==> inputs of v17 <==
==> flow/design.v (excerpt) <==
module pipelineProcessor(
	input clk,
	input reset,
	output [31:0]  inst_addr,
	input  [31:0]  instr,
	output [31:0]  data_addr,
	output  [31:0]  data_out,
	output        mem_read,
	output          mem_write,
	input  [31:0]  data_in
	);
Settings: LEC_CHECK=0, ABC_AREA=1, CAP_MARGIN=0, CELL_PAD_IN_SITES_DETAIL_PLACEMENT=2, CELL_PAD_IN_SITES_GLOBAL_PLACEMENT=1, CORE_ASPECT_RATIO=1.1, CORE_MARGIN=7, CORE_UTILIZATION=58, CTS_CLUSTER_SIZE=13, GPL_ROUTABILITY_DRIVEN=0, GPL_TIMING_DRIVEN=1, HOLD_SLACK_MARGIN=0.13, SETUP_SLACK_MARGIN=2.16, SLEW_MARGIN=20; clock period 7.69 ns.
run.sh (not shown) runs the stock make flow with config.mk's settings and CLKGATE_MAP_FILE=.
==> inputs of v36, as changes to v17 <==
Settings changed: ABC_AREA 1 to unset, CAP_MARGIN 0 to 20, CELL_PAD_IN_SITES_DETAIL_PLACEMENT 2 to unset, CELL_PAD_IN_SITES_GLOBAL_PLACEMENT 1 to unset, CORE_ASPECT_RATIO 1.1 to unset, CORE_MARGIN 7 to 2, CTS_CLUSTER_SIZE 13 to unset, GPL_ROUTABILITY_DRIVEN 0 to unset, HOLD_SLACK_MARGIN 0.13 to unset, PLACE_DENSITY_LB_ADDON set to 0.02, SETUP_SLACK_MARGIN 2.16 to unset, SLEW_MARGIN 20 to 15.
==> flow/constraint.sdc (replaced) <==
create_clock -name core_clock -period 4.38 [get_ports {clk}]
set_input_delay 0.8760 -clock core_clock [delete_from_list [all_inputs] [get_ports {clk}]]
set_output_delay 0.8760 -clock core_clock [all_outputs]
set_load 0.01 [all_outputs]
==> inputs of v28, as changes to v17 <==
Settings changed: ABC_AREA 1 to unset, CAP_MARGIN 0 to 35, CELL_PAD_IN_SITES_DETAIL_PLACEMENT 2 to unset, CELL_PAD_IN_SITES_GLOBAL_PLACEMENT 1 to unset, CORE_ASPECT_RATIO 1.1 to unset, CORE_MARGIN 7 to 2, CORE_UTILIZATION 58 to 56, CTS_CLUSTER_DIAMETER set to 230, CTS_CLUSTER_SIZE 13 to unset, GPL_TIMING_DRIVEN 1 to unset, HOLD_SLACK_MARGIN 0.13 to unset, PLACE_DENSITY_LB_ADDON set to 0.26, SETUP_SLACK_MARGIN 2.16 to unset.
==> flow/constraint.sdc (replaced) <==
create_clock -name core_clock -period 10.8 [get_ports {clk}]
set_input_delay 2.1600 -clock core_clock [delete_from_list [all_inputs] [get_ports {clk}]]
set_output_delay 2.1600 -clock core_clock [all_outputs]
set_load 0.01 [all_outputs]
==> summary.rpt <==
FLOW METRICS REPORT
----------------------------------------------------
[Run status]
  Result of the run ........................ did not finish
  Stage where the flow stopped ........................ 3_5_place_dp
  First error in the log ........................ [ERROR DPL-0033] detailed placement checks failed during check placement.

[Die]
  Chip area ........................ 132000 sq um

[Synth]
  Compound-Gate Fraction of Synth Area ........................ 23.4%
  Largest family of logic cells by area ........................ AND-OR/OR-AND gates
  Post-synthesis chip area from yosys ........................ 70700 sq um
  Area of the mapped netlist ........................ 70700 sq um
  Top area cells in the synthesized netlist ........................ sky130_fd_sc_hd__edfxtp_1 (45%), sky130_fd_sc_hd__o21ai_0 (11%), sky130_fd_sc_hd__dfxtp_1 (8.9%)
  Mean instance size in the synthesized netlist ........................ 9.09 sq um
  Post-synthesis cell type count ........................ 67

----------------------------------------------------
The numbers above come from v17.

==> summary.rpt <==
PHYSICAL IMPLEMENTATION REPORT
----------------------------------------------------
[Run status]
  Result of the run ........................ timing/DRC/antenna clean

[Die]
  Chip Width ........................ 352 um
  Chip area ........................ 124000 sq um

[Synth]
  Area of the mapped netlist ........................ 67900 sq um
  Compound-Gate Fraction of Synth Area ........................ 7.92%
  Post-synthesis chip area from yosys ........................ 67900 sq um
  Mean instance size in the synthesized netlist ........................ 15.0 sq um
  Largest family of logic cells by area ........................ multiplexers
  Post-synthesis cell type count ........................ 91

[Timing]
  Unrepaired setup endpoints after global routing ........................ false

----------------------------------------------------
The numbers above come from v28.

==> summary.rpt <==
PHYSICAL IMPLEMENTATION REPORT
----------------------------------------------------
[Run status]
  Result of the run ........................ complete, but fails checks
  Layout Check Fail Reasons .................... setup timing

[Synth]
  Compound-Gate Fraction of Synth Area ........................ 7.92%
  Post-synthesis cell type count ........................ 91
  Area of the mapped netlist ........................ 67900 sq um
  Largest family of logic cells by area ........................ multiplexers
  Post-synthesis chip area from yosys ........................ 67900 sq um
  Mean instance size in the synthesized netlist ........................ 15.0 sq um

[Timing]
  Post-layout worst setup margin ........................ -1.52 ns
  Setup Viol. Count Final ........................ 130

[Die]
  Chip area ........................ 120000 sq um

----------------------------------------------------
The numbers above come from v36.

